==> tundra: inputs <==
==> flow/design.v <==
module AudDSP (
    input i_rst_n,
    input i_clk,
    input i_start,  
    input i_pause,  
    input [2:0] i_speed,
    input i_is_slow,
    input i_slow_mode,
    input i_daclrck,                
    input signed [15:0] i_sram_data,
    input [19:0] i_sram_stop_addr,  
    output signed [15:0] o_dac_data,
    output o_en,                    
    output o_is_pause,
    output [19:0] o_sram_addr
);
    localparam S_IDLE = 0;
    localparam S_PAUSE = 1;
    localparam S_PLAY = 2;
    localparam S_EMPTY = 3;
    reg [2:0] state_r, state_w;
    reg is_pause_r, is_pause_w;
    reg is_slow_r, is_slow_w;
    reg slow_mode_r, slow_mode_w;
    reg [2:0] speed_r, speed_w;
    reg [3:0] slow_counter_r, slow_counter_w;
    reg [1:0] get_data_counter_r, get_data_counter_w;
    reg [19:0] addr_r, addr_w;
    reg signed [15:0] sram_data_r, sram_data_w, sram_data_next_r, sram_data_next_w;
    reg [15:0] o_data_r, o_data_w;
    assign o_en = !i_daclrck;
    assign o_dac_data = o_data_r;
    assign o_sram_addr = addr_r;
    assign o_is_pause = is_pause_r;
    always @(*) begin
        state_w = state_r;
        case(state_r)
            S_IDLE: begin
                if(i_start)         state_w = S_PAUSE;
                else                state_w = S_IDLE;
            end
            S_PAUSE: begin
                if(!is_pause_r)     state_w = S_PLAY;
                else                state_w = S_PAUSE;
            end
            S_PLAY: begin
                if(is_pause_r)      state_w = S_PAUSE;
                else begin
                    if(!i_daclrck)  state_w = S_EMPTY;
                    else            state_w = S_PLAY;
                end
            end
            S_EMPTY: begin
                if(is_pause_r)      state_w = S_PAUSE;
                else begin
                    if(!i_daclrck)  state_w = S_EMPTY;
                    else            state_w = S_PLAY;
                end
            end
        endcase
    end
    always @(*) begin
        slow_counter_w = slow_counter_r;
        case(state_r)
            S_IDLE:     slow_counter_w = 0;
            S_PAUSE:    slow_counter_w = 0;
            S_PLAY: begin
                if(is_slow_r && !is_pause_r && i_daclrck) begin
                    if(slow_counter_r == speed_r)   slow_counter_w = 0;
                    else                            slow_counter_w = slow_counter_r + 1;
                end
            end
        endcase
    end
    always @(*) begin
        get_data_counter_w = get_data_counter_r;
        case(state_r)
            S_IDLE:     get_data_counter_w = 0;
            S_PAUSE:    get_data_counter_w = 0;
            S_PLAY: begin
                if(get_data_counter_r < 3)  get_data_counter_w = get_data_counter_r + 1;
            end
            S_EMPTY:    get_data_counter_w = 0;
        endcase
    end
    always @(*) begin
        is_pause_w = is_pause_r;
        case(state_r)
            S_IDLE:                 is_pause_w = 1;
            S_PAUSE: if(i_pause)    is_pause_w = 0;
            S_PLAY:  if(i_pause)    is_pause_w = 1;
            S_EMPTY: if(i_pause)    is_pause_w = 1;
        endcase
    end
    always @(*) begin
        is_slow_w = is_slow_r;
        slow_mode_w = slow_mode_r;
        speed_w = speed_r;
        case(state_r)
            S_IDLE: begin
                is_slow_w = 0;
                slow_mode_w = 0;
                speed_w = 0;
            end
            S_PAUSE: begin
                is_slow_w = i_is_slow;
                slow_mode_w = i_slow_mode;
                speed_w = i_speed;
            end
            S_PLAY: begin
                is_slow_w = is_slow_r;
                slow_mode_w = slow_mode_r;
                speed_w = speed_r;
            end
            S_EMPTY: begin
                is_slow_w = i_is_slow;
                slow_mode_w = i_slow_mode;
                speed_w = i_speed;
            end
        endcase
    end
    reg [20:0] temp_addr;      
    always @(*) begin
        addr_w = addr_r;
        temp_addr = addr_r;
        case(state_r)
            S_IDLE:     temp_addr = 0;
            S_PLAY: begin
                if(get_data_counter_r == 0) begin
                    if(is_slow_r) begin
                        if(slow_counter_r == 0)     temp_addr = addr_r + 1;
                    end
                    else                            temp_addr = addr_r + speed_r + 1;
                end
            end
        endcase
        if(temp_addr > i_sram_stop_addr)    addr_w = 0;
        else                                addr_w = temp_addr;
    end
    always @(*) begin
        sram_data_w = sram_data_r;
        sram_data_next_w = sram_data_next_r;
        case(state_r)
            S_IDLE: begin
                sram_data_w = 0;
                sram_data_next_w = 0;
            end
            S_PAUSE: begin
                sram_data_next_w = i_sram_data;
            end
            S_PLAY: begin
                if(get_data_counter_r == 2) begin
                    if(is_slow_r)begin           
                        if(slow_counter_r == 0) begin
                            sram_data_w = sram_data_next_r;
                            sram_data_next_w = i_sram_data;
                        end
                    end
                    else begin                   
                        sram_data_w = sram_data_next_r;
                        sram_data_next_w = i_sram_data;
                    end
                end
            end
        endcase
    end
    reg signed [16:0] diff;
    reg signed [20:0] diff_counter_prod;
    reg signed [20:0] diff_counter_prod_div_speed;
    always @(*) begin
        o_data_w = o_data_r;
        diff = 0;
        diff_counter_prod = 0;
        diff_counter_prod_div_speed = 0;
        case(state_r)
            S_IDLE: o_data_w = 0;
            S_PLAY: begin
                if(get_data_counter_r == 3) begin
                    if(is_slow_r) begin
                        if(slow_mode_r) begin
                            diff = $signed(sram_data_next_r) - $signed(sram_data_r);
                            diff_counter_prod = $signed(diff) * $signed({1'b0, slow_counter_r});
                            diff_counter_prod_div_speed = $signed($signed(diff_counter_prod) / $signed({1'b0, speed_r + 1}));
                            o_data_w = $signed($signed(sram_data_r) + $signed(diff_counter_prod_div_speed));
                        end
                        else o_data_w = sram_data_r;
                    end
                    else o_data_w = sram_data_r;
                end
            end
        endcase
    end
    always_ff @(posedge i_clk or negedge i_rst_n) begin
        if(!i_rst_n) begin
            state_r <= S_IDLE;
            is_pause_r <= 1;
            addr_r <= 0;
            speed_r <= 0;
            o_data_r <= 0;
            is_slow_r <= 0;
            slow_mode_r <= 0;
            sram_data_r <= 0;
            slow_counter_r <= 0;
            sram_data_next_r <= 0;
            get_data_counter_r <= 0;
        end
        else begin
            state_r <= state_w;
            is_pause_r <= is_pause_w;
            addr_r <= addr_w;
            speed_r <= i_speed;
            o_data_r <= o_data_w;
            is_slow_r <= i_is_slow;
            slow_mode_r <= i_slow_mode;
            sram_data_r <= sram_data_w;
            slow_counter_r <= slow_counter_w;
            sram_data_next_r <= sram_data_next_w;
            get_data_counter_r <= get_data_counter_w;
        end
    end
endmodule
==> flow/run.sh <==
#!/bin/bash
# the make line also repeats each setting of config.mk as NAME=value (left out here)
make -C /OpenROAD-flow-scripts/flow DESIGN_CONFIG=/design/flow/config.mk WORK_HOME=/design/flow/orfs CLKGATE_MAP_FILE= finish
==> flow/config.mk <==
export PLATFORM = sky130hd
export DESIGN_NAME = AudDSP
export DESIGN_NICKNAME = AudDSP
export VERILOG_FILES = /design/flow/design.v
export SDC_FILE = /design/flow/constraint.sdc
export NUM_CORES = 4
export LEC_CHECK = 0
export CAP_MARGIN = 40
export CORE_MARGIN = 2
export CORE_UTILIZATION = 43
export CTS_CLUSTER_DIAMETER = 351
export CTS_CLUSTER_SIZE = 98
export GPL_TIMING_DRIVEN = 0
export PLACE_DENSITY = 0.64
export SETUP_SLACK_MARGIN = -0.16
export SLEW_MARGIN = 20
==> flow/constraint.sdc <==
create_clock -name core_clock -period 129.0 [get_ports {i_clk}]
set_input_delay 25.8000 -clock core_clock [delete_from_list [all_inputs] [get_ports {i_clk}]]
set_output_delay 25.8000 -clock core_clock [all_outputs]
set_load 0.01 [all_outputs]
==> inputs of sierra, as changes to tundra <==
==> flow/config.mk (replaced) <==
export PLATFORM = sky130hd
export DESIGN_NAME = AudDSP
export DESIGN_NICKNAME = AudDSP
export VERILOG_FILES = /design/flow/design.v
export SDC_FILE = /design/flow/constraint.sdc
export NUM_CORES = 4
export LEC_CHECK = 0
export CAP_MARGIN = 20
export CORE_ASPECT_RATIO = 0.5
export CORE_MARGIN = 2
export CORE_UTILIZATION = 40
export CTS_CLUSTER_DIAMETER = 268
export CTS_CLUSTER_SIZE = 98
export GPL_TIMING_DRIVEN = 0
export PLACE_DENSITY_LB_ADDON = 0.08
export SLEW_MARGIN = 20
export TNS_END_PERCENT = 25
==> flow/constraint.sdc (replaced) <==
create_clock -name core_clock -period 100.0 [get_ports {i_clk}]
set_input_delay 20.0000 -clock core_clock [delete_from_list [all_inputs] [get_ports {i_clk}]]
set_output_delay 20.0000 -clock core_clock [all_outputs]
set_load 0.01 [all_outputs]
==> notes <==
Between tundra and sierra, the lower setup slack is in sierra (gap 30 ns). Worst hold slack: tundra is better than sierra (0.00092 ns). Against tundra, the register-to-register slack of sierra is lower by 30 ns. Against sierra, the clock skew of tundra is lower by 0.0095 ns. Area after synthesis is the same in sierra and tundra. First-iteration DRC count: sierra is higher than tundra (about 2.4%). In sequential share of layout area, tundra and sierra hardly differ. Of tundra and sierra, tundra has the higher maximum frequency (gap about 0.7%, measured against sierra). Against sierra, the design area of tundra is lower by 0.25%.
==> figures <==
Origin of the worst min-delay path: sierra o_data_r[1]; tundra o_data_r[3]
Met2 capacity usage during global routing: sierra 0.424; tundra 0.395
Final wirelength: sierra 95,500 um; tundra 85,600 um
Setup WS pre-CTS: sierra 7.91 ns; tundra 38.94 ns
Via-to-Cell Ratio: sierra 6.06; tundra 6.14
Placed standard-cell area: sierra 30,100 um2; tundra 30,000 um2
Wire length of the first global-routing pass: sierra 153,000 um; tundra 141,000 um
Filler cell count in the final layout: sierra 7,266; tundra 6,605
Flip-flop and latch share of the layout cell area: sierra 0.0692; tundra 0.0694
Overall routing resource usage: sierra 0.259; tundra 0.247
Routed wl met2: sierra 42,200 um; tundra 37,800 um
Critical Path Max Stage Delay: sierra 0.85 ns; tundra 0.72 ns
Die height: sierra 191 um; tundra 259 um
Post-synthesis to final-layout area growth: sierra 9.01%; tundra 8.74%
Largest driver fanout on the critical path: sierra 23; tundra 22
Nonclk buf count: sierra 203; tundra 208
Outcome: sierra no timing/DRC/antenna violations; tundra no timing/DRC/antenna violations
Post-Route Utilization: sierra 0.441; tundra 0.472
